// abcd_output
module abcd_output
(
	input clk,						 
	input rstn,
	input rx_pin_in,
	output ch_a_output, ch_b_output, ch_c_output, ch_d_output
);
clock: 57.9 ns
lec_check: 0
abc_area: 1
cap_margin: 5
core_aspect_ratio: 0.77
core_margin: 2
core_utilization: 72
cts_cluster_diameter: 75
place_density: 0.61
setup_slack_margin: -2.0
slew_margin: 25
run.sh (not shown) runs the stock make flow with config.mk's settings and CLKGATE_MAP_FILE=.
The starting point completed and failed the layout checks on setup timing.
==> next run, changes <==
--- a/flow/config.mk
+++ b/flow/config.mk
@@ -8,6 +8,6 @@
 export ABC_AREA = 1
-export CAP_MARGIN = 5
+export CAP_MARGIN = 30
 export CORE_ASPECT_RATIO = 0.77
 export CORE_MARGIN = 2
-export CORE_UTILIZATION = 72
+export CORE_UTILIZATION = 70
 export CTS_CLUSTER_DIAMETER = 75
==> flow/constraint.sdc (replaced) <==
create_clock -name core_clock -period 70.8 [get_ports {clk}]
set_input_delay 14.1600 -clock core_clock [delete_from_list [all_inputs] [get_ports {clk}]]
set_output_delay 14.1600 -clock core_clock [all_outputs]
set_load 0.01 [all_outputs]
Result:
- With this change the flow went through all stages and came out clean
- core utilization shrinks by 11 points
- non-clock buffer count drops by 718
- final area falls by roughly a tenth
- wire length went down by a little under a tenth
==> next run, changes <==
==> flow/config.mk (replaced) <==
export PLATFORM = sky130hd
export DESIGN_NAME = abcd_output
export DESIGN_NICKNAME = abcd_output
export VERILOG_FILES = /design/flow/design.v
export SDC_FILE = /design/flow/constraint.sdc
export NUM_CORES = 4
export LEC_CHECK = 0
export ABC_AREA = 1
export CAP_MARGIN = 5
export CORE_MARGIN = 2
export CORE_UTILIZATION = 70
export MAX_ROUTING_LAYER = met4
export SLEW_MARGIN = 20
==> flow/constraint.sdc (replaced) <==
create_clock -name core_clock -period 58.5 [get_ports {clk}]
set_input_delay 11.7000 -clock core_clock [delete_from_list [all_inputs] [get_ports {clk}]]
set_output_delay 11.7000 -clock core_clock [all_outputs]
set_load 0.01 [all_outputs]
Outcome: The new run completed, yet does not pass: setup timing; final area increases by 18%; worst setup slack gets worse by 8.1 ns.
==> next run, changes <==
--- a/flow/config.mk
+++ b/flow/config.mk
@@ -8,6 +8,5 @@
 export ABC_AREA = 1
-export CAP_MARGIN = 5
+export CAP_MARGIN = 20
 export CORE_MARGIN = 2
-export CORE_UTILIZATION = 70
-export MAX_ROUTING_LAYER = met4
+export CORE_UTILIZATION = 72
 export SLEW_MARGIN = 20
==> flow/constraint.sdc (replaced) <==
create_clock -name core_clock -period 151.0 [get_ports {clk}]
set_input_delay 30.2000 -clock core_clock [delete_from_list [all_inputs] [get_ports {clk}]]
set_output_delay 30.2000 -clock core_clock [all_outputs]
set_load 0.01 [all_outputs]
Effect: Now the flow went through all stages and came out clean; cell area fell by about a fifth; hold slack is worse by 0.0037 ns; core utilization fell by 14 points.

========
== run 1 ==
abcd_output again, from the RTL that the note above started with.
clock: 77.2 ns
lec_check: 0
cap_margin: 20
core_margin: 2
core_utilization: 68
slew_margin: 20
Nothing crashed in run 1 and all stages finished; the problem is that the final layout failed, the offending checks being max-capacitance violations, max-slew violations, negative setup slack.
Setup changes, run 1 to run 2
Settings: swapping 68 for 16 in CORE_UTILIZATION; swapping 77.2 for 167.0 in the clock period (ns, I/O delays scaled along).
Notes after the runs:
Run 2: all stages complete, timing, DRC and antenna checks passed. Of run 2 and run 1, run 2 shows the lower final hold slack, with run 1 above it. Delta (run 2 minus run 1): smallest setup slack after layout went up 65840 ps; routed length on met1 went up about 12%.
### run 2 -> run 3
Settings: setting CELL_PAD_IN_SITES_GLOBAL_PLACEMENT to 2 for the first time; changing CORE_UTILIZATION from 16 to 40; changing CAP_MARGIN from 20 to 5; changing the clock period (ns, I/O delays scaled along) from 167.0 to 110.0.
## What came out
Max detailed-route wire length on metal 1 across run 3 and run 2: run 3. Compare run 3 and run 2 | area growth from synthesis to layout higher: run 2. Run 3 vs. run 2: worst setup slack shows a reduction of 56900 ps, detailed-routing iteration count for the pre-antenna-repair pass decreased 2, clock skew fell by 5.9 ps. Routed wire length grows by more than 10% when moving from run 2 to run 3. The critical path data required time of run 3 falls short of that of run 2 by 57010 ps. Diff run 2 -> run 3: total stage count of the critical path moved down; die extent in x lost 37%.
--- input diff run 3..run 4 ---
Settings: setting CTS_CLUSTER_DIAMETER to 321 for the first time; changing CAP_MARGIN from 5 to 10; changing CELL_PAD_IN_SITES_GLOBAL_PLACEMENT from 2 to 3; setting CELL_PAD_IN_SITES_DETAIL_PLACEMENT to 2 for the first time; changing CORE_UTILIZATION from 40 to 25.
Results
Compared with run 3, in run 4 maximum single-stage delay on the critical path has decreased, global-route wire length before repair has increased, count of antenna diodes in the layout has increased, fraction of standard cell area that is sequential has decreased, non-clock buffer total of the final layout has increased. Compared to run 3, run 4 has later-pin clock latency in the skew report 90 ps higher. Number of clock buffers in the layout: higher on run 4. Run 3 reports its slowest library cell on the worst path as a21oi_1 while run 4 reports or4_4.
[inputs] run 5 vs run 4
Settings: an added CTS_CLUSTER_SIZE of 99; a change of CAP_MARGIN from 10 to 5; a deleted CELL_PAD_IN_SITES_GLOBAL_PLACEMENT that had been 3; a deleted CTS_CLUSTER_DIAMETER that had been 321; a change of CORE_UTILIZATION from 25 to 72; a deleted CELL_PAD_IN_SITES_DETAIL_PLACEMENT that had been 2; an added ABC_AREA of 1; a change of the clock period (ns, I/O delays scaled along) from 110.0 to 57.6.
==> comparison <==
- Run 5 | ERROR | global routing
- The fraction of the mapped netlist area in adder cells in run 5 sits 0.52 points below the value recorded for run 4.
- Re summed standard-cell area reported by yosys: run 5 is about 3% up on run 4.
- Comparing run 4 and run 5, the higher area share of and/or/nand/nor cells after synthesis is on run 5.
- The HPWL after detailed placement in run 5 sits about 30% below the value recorded for run 4.
- Compared with run 4, run 5 shows a total number of placement rows that is 80 lower.
- Cell count in the Yosys report: run 5 vs run 4 up 1812
[inputs] run 6 vs run 5
Settings: CTS_CLUSTER_SIZE changed from 99 to 43; CAP_MARGIN changed from 5 to 20; CORE_UTILIZATION changed from 72 to 70; CTS_CLUSTER_DIAMETER newly set to 205.
==> comparison <==
- Going from run 5 to run 6, multiplexer share of the synthesized area neither gained nor lost much; number of clock buffers inserted by TritonCTS lost 31; number of buffers inserted to repair setup after CTS lost 44; floorplan row count picked up an extra 1.7%.
- Diff run 5..run 6 | share of synthesized area occupied by flip-flops and latches | unchanged
- Run 6 ended up with a higher chip width than run 5 did.
- Going from run 5 to run 6, the die area was enlarged.
- Diff run 6..run 5 | AND-OR/OR-AND share of the synthesized area | unchanged
- Run 6 never completed; the flow aborted with a tool error in global routing.
- Run 5 did not finish: a tool error stopped it during global routing.
